==> harbor: inputs <==
// SUBWAY
module SUBWAY(
    clk,
    rst_n,
    in_valid,
    init,
    in0,
    in1,
    in2,
    in3,
    out_valid,
    out
);
clock: 1.52 ns
lec_check: 0
abc_area: 1
cap_margin: 40
core_margin: 2
core_utilization: 72
cts_cluster_diameter: 84
place_density_lb_addon: 0.05
slew_margin: 20
run.sh (not shown) runs the stock make flow with config.mk's settings and CLKGATE_MAP_FILE=.
==> sierra (differences from harbor) <==
Settings changed: ABC_AREA 1 to default, CAP_MARGIN 40 to 20, CORE_UTILIZATION 72 to 58, CTS_CLUSTER_DIAMETER 84 to default, PLACE_DENSITY_LB_ADDON 0.05 to default, TNS_END_PERCENT from default to 5.
==> flow/constraint.sdc (replaced) <==
create_clock -name core_clock -period 1.96 [get_ports {clk}]
set_input_delay 0.3920 -clock core_clock [delete_from_list [all_inputs] [get_ports {clk}]]
set_output_delay 0.3920 -clock core_clock [all_outputs]
set_load 0.01 [all_outputs]
==> lagoon (differences from harbor) <==
Settings changed: ABC_AREA 1 to default, CAP_MARGIN 40 to 35, CTS_CLUSTER_DIAMETER 84 to 92, CTS_CLUSTER_SIZE from default to 30, PLACE_DENSITY_LB_ADDON 0.05 to default.
==> flow/constraint.sdc (replaced) <==
create_clock -name core_clock -period 1.29 [get_ports {clk}]
set_input_delay 0.2580 -clock core_clock [delete_from_list [all_inputs] [get_ports {clk}]]
set_output_delay 0.2580 -clock core_clock [all_outputs]
set_load 0.01 [all_outputs]
==> comparison table <==
item                                                                                           lagoon                      sierra                      harbor
Result of the run                                                              stopped before the end  complete, but fails checks  complete, but fails checks
Failing step                                                                 global routing (5_1_grt)                           -                           -
Reasons for failing layout checks                                                                   -                setup timing                setup timing
Largest Pwr Group                                                                                   -                   registers                   registers
Maximum Capacitance Violations                                                                      -                           0                           0
Combinational gate power                                                                            -                     1.71 mW                     3.33 mW
Clk power                                                                                           -                     3.24 mW                     4.47 mW
Tool warning count                                                                                  -                          36                          32
Post-synthesis net count                                                                          518                         518                         762
Tally of non-filler cells in the final layout                                                       -                         687                         931
Die extent in x                                                                              102.8 um                    114.1 um                    104.2 um
Part of the total power dissipated in the clock network                                             -                       0.314                       0.305
Highest routing layer actually used                                                                 -                        met4                        met4
Post-CTS setup repair buffer count                                                                 12                           5                           4
Total negative slack for setup checks                                                               -                  -0.3730 ns                   -1.734 ns
Filler cell count                                                                                   -                         835                         454
Full die area                                                                             0.01057 mm2                 0.01301 mm2                 0.01087 mm2
Clock network area share                                                                            -                     0.06907                     0.06921
Distinct lib cells                                                                                 48                          48                          30
Clock latency (worst-skew pair)                                                                     -                     0.42 ns                     0.54 ns
Share of synthesized cell area in full adder, half adder and majority cells                   0.01246                     0.01246                     0.01211
Worst VDD drop                                                                                      -                    748.3 uV                     1118 uV

* * *

==> v14 <==
SUBWAY again, from the RTL that the note above started with.
clock: 3.11 ns
lec_check: 0
abc_area: 1
cap_margin: 35
cell_pad_in_sites_detail_placement: 2
core_aspect_ratio: 0.91
core_margin: 9
core_utilization: 42
cts_cluster_diameter: 301
cts_cluster_size: 30
gpl_routability_driven: 0
max_routing_layer: met4
min_routing_layer: met1
setup_slack_margin: -0.03
slew_margin: 10
tns_end_percent: 50
==> v19 (differences from v14) <==
CELL_PAD_IN_SITES_DETAIL_PLACEMENT = default   (was 2)
CORE_MARGIN = 2   (was 9)
CORE_UTILIZATION = 72   (was 42)
CTS_CLUSTER_DIAMETER = 51   (was 301)
CTS_CLUSTER_SIZE = 72   (was 30)
GPL_ROUTABILITY_DRIVEN = default   (was 0)
HOLD_SLACK_MARGIN = -0.01   (was default)
MAX_ROUTING_LAYER = met5   (was met4)
MIN_ROUTING_LAYER = default   (was met1)
PLACE_DENSITY = 0.42   (was default)
SLEW_MARGIN = 20   (was 10)
==> flow/constraint.sdc (replaced) <==
create_clock -name core_clock -period 1.78 [get_ports {clk}]
set_input_delay 0.3560 -clock core_clock [delete_from_list [all_inputs] [get_ports {clk}]]
set_output_delay 0.3560 -clock core_clock [all_outputs]
set_load 0.01 [all_outputs]
==> v8 (differences from v14) <==
CAP_MARGIN = 20   (was 35)
CELL_PAD_IN_SITES_DETAIL_PLACEMENT = default   (was 2)
CORE_ASPECT_RATIO = default   (was 0.91)
CORE_MARGIN = 2   (was 9)
CORE_UTILIZATION = 71   (was 42)
CTS_CLUSTER_DIAMETER = default   (was 301)
CTS_CLUSTER_SIZE = default   (was 30)
GPL_ROUTABILITY_DRIVEN = default   (was 0)
MAX_ROUTING_LAYER = default   (was met4)
MIN_ROUTING_LAYER = default   (was met1)
SETUP_SLACK_MARGIN = 0.53   (was -0.03)
SLEW_MARGIN = 20   (was 10)
TNS_END_PERCENT = default   (was 50)
==> flow/constraint.sdc (replaced) <==
create_clock -name core_clock -period 2.26 [get_ports {clk}]
set_input_delay 0.4520 -clock core_clock [delete_from_list [all_inputs] [get_ports {clk}]]
set_output_delay 0.4520 -clock core_clock [all_outputs]
set_load 0.01 [all_outputs]
==> impl_metrics.toml <==
# physical design summary
[pwr]
powerClk_mw = 2.96
power_density_nw_per_um2 = 1130

[outcome]
outcome = "no timing/DRC/antenna violations"

[final_layout]
n_clock_buffer = 23
comb_area_share_pct = 20.4
final_util_pct = 85.3
seq_share_pct = 57.9
fillers = 502
final-clk-cell-share_pct = 7.04

[die]
dieHeight_um = 105

[final_timing]
setup_ws_ns = 0.118

[global_route]
grt_util_all_layers_pct = 27.9
the above is filed under v8

==> impl_metrics.toml <==
# physical design summary
[final_layout]
comb_area_share_pct = 20.3
fillers = 452
final-clk-cell-share_pct = 6.59
final_util_pct = 86.9
n_clock_buffer = 18

[final_timing]
setup_ws_ns = -0.270
setup-violations-final = 3

[outcome]
check.faults = "negative setup slack"
outcome = "complete, but fails checks"

[pwr]
power_density_nw_per_um2 = 1440
powerClk_mw = 3.63

[die]
dieHeight_um = 99.6

[yosys]
yosysCellCount = 742
the above is filed under v19

==> impl_metrics.toml <==
# physical design summary
[outcome]
outcome = "no timing/DRC/antenna violations"

[final_timing]
setup_ws_ns = 0.374

[final_layout]
final-clk-cell-share_pct = 6.75
n_clock_buffer = 22
comb_area_share_pct = 19.6
fillers = 1730
final_util_pct = 48.4

[pwr]
powerClk_mw = 2.08
power_density_nw_per_um2 = 825

[die]
n_tap_cell = 211

[yosys]
ys_seq_share_pct = 67.0

[global_route]
grt_util_all_layers_pct = 19.7
the above is filed under v14


* * *

==> 10-25 <==
Starting RTL as in the previous note.
clock: 1.62 ns
lec_check: 0
abc_area: 1
cap_margin: 20
core_margin: 2
core_utilization: 72
cts_cluster_diameter: 84
place_density_lb_addon: 0.05
slew_margin: 20
==> 10-22: changes against 10-25 <==
- ABC_AREA: 1 -> not set
- CORE_UTILIZATION: 72 -> 40
- CTS_CLUSTER_DIAMETER: 84 -> not set
- PLACE_DENSITY_LB_ADDON: 0.05 -> not set
==> flow/constraint.sdc (replaced) <==
create_clock -name core_clock -period 2.32 [get_ports {clk}]
set_input_delay 0.4640 -clock core_clock [delete_from_list [all_inputs] [get_ports {clk}]]
set_output_delay 0.4640 -clock core_clock [all_outputs]
set_load 0.01 [all_outputs]
==> 06-10: changes against 10-25 <==
- CTS_CLUSTER_DIAMETER: 84 -> not set
- CTS_CLUSTER_SIZE: not set -> 99
- PLACE_DENSITY_LB_ADDON: 0.05 -> not set
==> flow/constraint.sdc (replaced) <==
create_clock -name core_clock -period 1.55 [get_ports {clk}]
set_input_delay 0.3100 -clock core_clock [delete_from_list [all_inputs] [get_ports {clk}]]
set_output_delay 0.3100 -clock core_clock [all_outputs]
set_load 0.01 [all_outputs]
==> qor summary <==
	10-22	10-25	06-10
Launching instance or port of the critical path	cur_pos[1]	cur_pos[0]	cur_pos[1]
Fraction of met1 tracks used by global routing	16.4%	34.8%	34.9%
Transition time at the pin with the least slew margin	0.467 ns	0.408 ns	0.416 ns
Final-layout clock buffer total	18	23	21
Nets in the synthesized netlist	518	762	762
Sequential element share of the synthesized area	69.0%	67.0%	67.0%
Worst min path class	register to register	input port to asynchronous set/reset pin	input port to asynchronous set/reset pin
Met3 track demand over resource	4.00%	6.77%	7.58%
Number of cell rows	48	36	36
Part of the cycle the worst path needs	97.1%	127%	141%
Min setup slack post-route	0.0667 ns	-0.441 ns	-0.642 ns
Status	no timing/DRC/antenna violations	complete, but fails checks	complete, but fails checks
Violated checks	-	negative setup slack	negative setup slack
Number of tap cells inserted	225	133	133
Vias in the first global route	3625	5221	5139
Worst path max stage delay	0.49 ns	0.41 ns	0.45 ns
Standard cell core area	17200 sq um	9770 sq um	9770 sq um
Pin count of the biggest net entering global routing	114	81	84
Share of synthesized area spent on multiplexers	9.78%	0.311%	0.311%
Total length of routed met2 wires	4.75 mm	7.86 mm	7.93 mm
Clock distribution area overhead in the final layout	7.11%	7.32%	7.38%

* * *

==> branch willow <==
==> flow/design.v <==
module SUBWAY(
    clk,
    rst_n,
    in_valid,
    init,
    in0,
    in1,
    in2,
    in3,
    out_valid,
    out
);
input clk, rst_n;
input in_valid;
input [1:0] init;
input [1:0] in0, in1, in2, in3; 
output reg       out_valid;
output reg [1:0] out;
parameter s_idle = 2'd0;
parameter s_input = 2'd1;
parameter s_cul = 2'd2;
parameter s_output = 2'd3;
genvar NN;
genvar MM;
integer i;
integer j;
parameter IDX = 9;
reg [1:0]current_state;
reg [1:0]next_state;
reg [1:0]init_pos;
reg [5:0]cnt;
reg [1:0]is_road;
reg [1:0] reg_dif;
reg [1:0]move;
wire UorD;
reg reg_UorD;
wire [1:0]dif1;
wire [1:0]dif2;
wire [1:0]dif;
reg [1:0] next_dif;
reg [1:0]next_pos;
reg [1:0]cur_pos;
reg [1:0] next_step[2:0];
wire [1:0]in_wire[3:0];
reg [1:0]in_a[IDX:0];
reg [1:0]in_b[IDX:0];
reg [1:0]in_c[IDX:0];
reg [1:0]in_d[IDX:0];
reg [1:0]out_pipe[54:0];
reg [1:0]road;
always@(posedge clk or negedge rst_n)begin
	if(!rst_n)
        current_state <= s_idle;
    else
        current_state <= next_state;
end
always@(*)begin
	case(current_state)
		s_idle: if(in_valid) next_state = s_input;
				else next_state = s_idle;
		s_input:if (cnt == 6'd7) next_state = s_cul;
				else next_state = s_input;
		s_cul:	if (cnt == 6'd62) next_state = s_output;
				else next_state = s_cul;				
		s_output: if (cnt == 6'd63) next_state = s_idle;
				else next_state = s_output;
		default: next_state = current_state;
	endcase 
end
always @(posedge clk or negedge rst_n) begin
    if(!rst_n)begin
		init_pos <= 2'd0;
    end   
    else
		case(current_state)
			s_idle: if(in_valid)begin
				init_pos <= init;
			end
			default: init_pos <= init_pos;
		endcase
end
always@(posedge clk or negedge rst_n)begin
	if(!rst_n)
        cnt <= 6'b0;
    else
		case(current_state)
			s_idle: cnt <= 6'd0;
			s_input: cnt <= cnt+6'd1;
			s_cul: if(cnt == 6'd62 ) cnt <= 6'd0;
					else cnt <= cnt+6'd1;
			s_output: if(cnt == 6'd63) cnt <= 6'd0;
					else cnt <= cnt+6'd1;
			default: cnt <= cnt;
		endcase
end
always@(posedge clk or negedge rst_n)begin
	if(!rst_n)
        out_valid <= 1'b0;
    else
		case(current_state)
			s_idle: out_valid <= 1'd0;
			s_input: out_valid <= 1'd0;
			s_output: 
				if(cnt == 6'd63) out_valid <= 1'd0;
				else   out_valid <= 1'd1;
			default: out_valid <= 1'd0;
		endcase
end
assign UorD = (cur_pos < road)?1'd0: 1'd1;  
assign dif1 = (cur_pos < road)?road: cur_pos;  
assign dif2 = (cur_pos < road)?cur_pos: road;
assign dif = dif1 - dif2;
always @(posedge clk or negedge rst_n) begin
	if(!rst_n)begin
        reg_UorD <= 2'd0;
    end 
	else begin
		reg_UorD <= UorD;
	end
end
always@(*)begin
	case(cur_pos)
	2'd0: begin
		next_step[0] = 2'b11;
		next_step[1] = in_a[1];
		next_step[2] = in_b[1];
	end
	2'd1: begin
		next_step[0] = in_a[1];
		next_step[1] = in_b[1];
		next_step[2] = in_c[1];
	end
	2'd2: begin
		next_step[0] = in_b[1];
		next_step[1] = in_c[1];
		next_step[2] = in_d[1];
	end
	2'd3: begin
		next_step[0] = in_c[1];
		next_step[1] = in_d[1];
		next_step[2] = 2'b11;
	end
	default: begin
		next_step[0] = in_c[1];
		next_step[1] = in_d[1];
		next_step[2] = 2'b11;
	end
	endcase
end
always@(*)begin
	if (dif != 2'd0) begin
		case(reg_UorD)
		1'd0: 
			case(next_step[2])
			2'd0: move = 2'b01;
			2'd1,
			2'd2,
			2'd3: 
				case(next_step[1])
				2'd0,
				2'd2: move = 2'd0;
				2'd1: move = 2'b11;
				default: move = 2'b0;
				endcase
			default: move = 2'b0;
			endcase
		1'd1: 
			case(next_step[0])
			2'd0: move = 2'b10;
			2'd1,
			2'd2,
			2'd3: 
				case(next_step[1])
				2'd0,
				2'd2: move = 2'd0;
				2'd1: move = 2'b11;
				default: move = 2'b0;
				endcase
			default: move = 2'b0;
			endcase
		default: move = 2'b0;
		endcase
	end
	else begin
		case(next_step[1])
		2'd0,
		2'd2: move = 2'd00;
		2'd1: move = 2'b11;
		default: move = 2'd0;  
		endcase
	end
end
always@(*)begin
	case(cur_pos)
	2'd0:begin
		case (move) 
		2'd1:
			next_pos = 2'd1;
		default:
			next_pos = 2'd0;
		endcase
	end 
	2'd1:begin
		case (move) 
		2'd1:
			next_pos = 2'd2;
		2'd2:
			next_pos = 2'd0;
		default:
			next_pos = 2'd1;
		endcase
	end
	2'd2:begin
		case (move) 
		2'd1:
			next_pos = 2'd3;
		2'd2:
			next_pos = 2'd1;
		default:
			next_pos = 2'd2;
		endcase
	end
	2'd3:begin
		case (move) 
		2'd2:
			next_pos = 2'd2;
		default:
			next_pos = 2'd3;
		endcase
	end
	default:next_pos = cur_pos;
	endcase
end
always@(*)begin
	if (in_b[8] == 2'd0)begin
		is_road = 2'd1;
	end
	else if (in_c[8] == 2'd0)begin
		is_road = 2'd2;
	end
	else if (in_a[8] == 2'd0)begin
		is_road = 2'd0;
	end
	else if (in_d[8] == 2'd0)begin
		is_road = 2'd3;
	end
	else begin
		is_road = 2'd1;
	end
end
always@(posedge clk)begin
	if(!rst_n)begin
        road <= 2'd0;
    end 
	else begin
		case(cnt[2:0])
		3'd0: 
			road <= is_road;
		default: road <= road;
		endcase
	end
end
always @(posedge clk or negedge rst_n) begin
	if(!rst_n)begin
        cur_pos <= 2'd0;
    end 
	else begin
		case(current_state)
		s_idle: cur_pos <= 2'd0;
		s_input: cur_pos <= init_pos;
		s_cul,
		s_output: cur_pos <= next_pos;
		default: cur_pos <= cur_pos;
		endcase
	end
end
always @(posedge clk or negedge rst_n) begin
	if(!rst_n)begin
        out <= 2'd0;
    end 
	else begin
		case(current_state)
		s_idle: out <= 2'd0;
		s_input: out <= 2'd0;
		s_output: 
			if(cnt == 6'd63) out <= 2'd0;
			else out <= out_pipe[0]; 
		default: out <= 2'd0;
		endcase
	end
end
always @(posedge clk or negedge rst_n) begin
	if(!rst_n)begin
		for (i=0; i<55; i=i+1)begin
			out_pipe[i]<=2'd0; 
		end
    end 
	else begin
		case(current_state)
		s_idle: begin
			for (i=0; i<55; i=i+1)begin
				out_pipe[i]<=2'd0; 
			end
		end
		s_output,
		s_cul: begin
			out_pipe[54] <= move;
			for (i=0; i<54; i=i+1)begin
				out_pipe[i]<=out_pipe[i+1]; 
			end
		end
		default: begin
			for (i=0; i<55; i=i+1)begin
				out_pipe[i]<=2'd0; 
			end
		end
		endcase
	end
end
always @(posedge clk or negedge rst_n) begin
    if(!rst_n)begin
        for (i = 0; i<IDX; i=i+1)begin
			in_a[i]<=2'd0;
		end
    end   
    else
		case(current_state)
			s_idle: if(in_valid)begin
						in_a[IDX-1]<=in0;
						for (i = 0; i<IDX-1; i=i+1)begin
							in_a[i]<=in_a[i+1];
						end
					end
					else begin 
						for (i = 0; i<IDX; i=i+1)begin
							in_a[i]<=in_a[i];
						end
					end
			s_input,
			s_cul:if(in_valid)begin
						in_a[IDX-1]<=in0;
						for (i = 0; i<IDX-1; i=i+1)begin
							in_a[i]<=in_a[i+1];
						end
					end
					else begin 
						for (i = 0; i<IDX; i=i+1)begin
							in_a[i]<=in_a[i];
						end
					end
			s_output:begin
				if(in_valid)begin
					in_a[IDX-1]<= in0;
				end
				else begin
					in_a[IDX-1]<= 2'd0;
				end
				for (i = 0; i<IDX-1; i=i+1)begin
					in_a[i]<=in_a[i+1];
				end
			end
			default: begin 
						for (i = 0; i<IDX; i=i+1)begin
							in_a[i]<=in_a[i];
						end
					end
		endcase
end
always @(posedge clk or negedge rst_n) begin
    if(!rst_n)begin
        for (i = 0; i<IDX; i=i+1)begin
			in_b[i]<=2'd0;
		end
    end   
    else
		case(current_state)
			s_idle: if(in_valid)begin
						in_b[IDX-1]<=in1;
						for (i = 0; i<IDX-1; i=i+1)begin
							in_b[i]<=in_b[i+1];
						end
					end
					else begin 
						for (i = 0; i<IDX; i=i+1)begin
							in_b[i]<=in_b[i];
						end
					end
			s_input,
			s_cul:if(in_valid)begin
						in_b[IDX-1]<=in1;
						for (i = 0; i<IDX-1; i=i+1)begin
							in_b[i]<=in_b[i+1];
						end
					end
					else begin 
						for (i = 0; i<IDX; i=i+1)begin
							in_b[i]<=in_b[i];
						end
					end
			s_output:begin
				if(in_valid)begin
					in_b[IDX-1]<= in1;
				end
				else begin
					in_b[IDX-1]<= 2'd0;
				end
				for (i = 0; i<IDX-1; i=i+1)begin
					in_b[i]<=in_b[i+1];
				end
			end
			default: begin 
						for (i = 0; i<IDX; i=i+1)begin
							in_b[i]<=in_b[i];
						end
					end
		endcase
end
always @(posedge clk or negedge rst_n) begin
    if(!rst_n)begin
        for (i = 0; i<IDX; i=i+1)begin
			in_c[i]<=2'd0;
		end
    end   
    else
		case(current_state)
			s_idle: if(in_valid)begin
						in_c[IDX-1]<=in2;
						for (i = 0; i<IDX-1; i=i+1)begin
							in_c[i]<=in_c[i+1];
						end
					end
					else begin 
						for (i = 0; i<IDX; i=i+1)begin
							in_c[i]<=in_c[i];
						end
					end
			s_input,
			s_cul:if(in_valid)begin
						in_c[IDX-1]<=in2;
						for (i = 0; i<IDX-1; i=i+1)begin
							in_c[i]<=in_c[i+1];
						end
					end
					else begin 
						for (i = 0; i<IDX; i=i+1)begin
							in_c[i]<=in_c[i];
						end
					end
			s_output:begin
				if(in_valid)begin
					in_c[IDX-1]<= in2;
				end
				else begin
					in_c[IDX-1]<= 2'd0;
				end
				for (i = 0; i<IDX-1; i=i+1)begin
					in_c[i]<=in_c[i+1];
				end
			end
			default: begin 
						for (i = 0; i<IDX; i=i+1)begin
							in_c[i]<=in_c[i];
						end
					end
		endcase
end
always @(posedge clk or negedge rst_n) begin
    if(!rst_n)begin
        for (i = 0; i<IDX; i=i+1)begin
			in_d[i]<=2'd0;
		end
    end   
    else
		case(current_state)
			s_idle: if(in_valid)begin
						in_d[IDX-1]<=in3;
						for (i = 0; i<IDX-1; i=i+1)begin
							in_d[i]<=in_d[i+1];
						end
					end
					else begin 
						for (i = 0; i<IDX; i=i+1)begin
							in_d[i]<=in_d[i];
						end
					end
			s_input,
			s_cul:if(in_valid)begin
						in_d[IDX-1]<=in3;
						for (i = 0; i<IDX-1; i=i+1)begin
							in_d[i]<=in_d[i+1];
						end
					end
					else begin 
						for (i = 0; i<IDX; i=i+1)begin
							in_d[i]<=in_d[i];
						end
					end
			s_output:begin
				if(in_valid)begin
					in_d[IDX-1]<= in3;
				end
				else begin
					in_d[IDX-1]<= 2'd0;
				end
				for (i = 0; i<IDX-1; i=i+1)begin
					in_d[i]<=in_d[i+1];
				end
			end
			default: begin 
						for (i = 0; i<IDX; i=i+1)begin
							in_d[i]<=in_d[i];
						end
					end
		endcase
end
endmodule
==> flow/run.sh <==
#!/bin/bash
# the make line also repeats each setting of config.mk as NAME=value (left out here)
make -C /OpenROAD-flow-scripts/flow DESIGN_CONFIG=/design/flow/config.mk WORK_HOME=/design/flow/orfs CLKGATE_MAP_FILE= finish
==> flow/config.mk <==
export PLATFORM = sky130hd
export DESIGN_NAME = SUBWAY
export DESIGN_NICKNAME = SUBWAY
export VERILOG_FILES = /design/flow/design.v
export SDC_FILE = /design/flow/constraint.sdc
export NUM_CORES = 4
export LEC_CHECK = 0
export ABC_AREA = 1
export CAP_MARGIN = 35
export CELL_PAD_IN_SITES_GLOBAL_PLACEMENT = 3
export CORE_ASPECT_RATIO = 1.96
export CORE_MARGIN = 2
export CORE_UTILIZATION = 30
export CTS_CLUSTER_DIAMETER = 394
export CTS_CLUSTER_SIZE = 98
export HOLD_SLACK_MARGIN = 0.14
export MAX_ROUTING_LAYER = met5
export PLACE_DENSITY_LB_ADDON = 0.1
export SETUP_SLACK_MARGIN = -0.18
export SLEW_MARGIN = 20
export TNS_END_PERCENT = 50
==> flow/constraint.sdc <==
create_clock -name core_clock -period 1.78 [get_ports {clk}]
set_input_delay 0.3560 -clock core_clock [delete_from_list [all_inputs] [get_ports {clk}]]
set_output_delay 0.3560 -clock core_clock [all_outputs]
set_load 0.01 [all_outputs]
==> inputs of branch nickel, as changes to branch willow <==
- CELL_PAD_IN_SITES_GLOBAL_PLACEMENT: 3 -> unset
- CORE_ASPECT_RATIO: 1.96 -> 0.91
- CORE_UTILIZATION: 30 -> 21
==> summary of the runs <==
Against branch nickel, the utilization of branch willow is higher by 10 points.
Critical path depth is the same in branch willow and branch nickel.
Maximum frequency: branch willow is lower than branch nickel (about 1.2%).
Synthesized cell count is the same in branch willow and branch nickel.
Of branch nickel and branch willow, branch nickel has the higher clock power (gap about 3%, measured against branch willow).
Branch willow completed, yet does not pass: setup timing. Branch nickel finished but failed the layout checks on setup timing.
Non-clock buffer count: branch nickel is higher than branch willow (5).
Against branch nickel, the design area of branch willow is lower by about 3%.
Sequential power is about the same in branch willow and branch nickel.
Of branch willow and branch nickel, branch nickel has the higher clock skew (gap 7.3 ps).
Between branch nickel and branch willow, the lower register-to-register slack is in branch willow (gap 20 ps).
Of branch nickel and branch willow, branch nickel has the higher first-iteration DRC count (gap 7.2%, measured against branch willow).
Power and IR drop assume default switching activity.
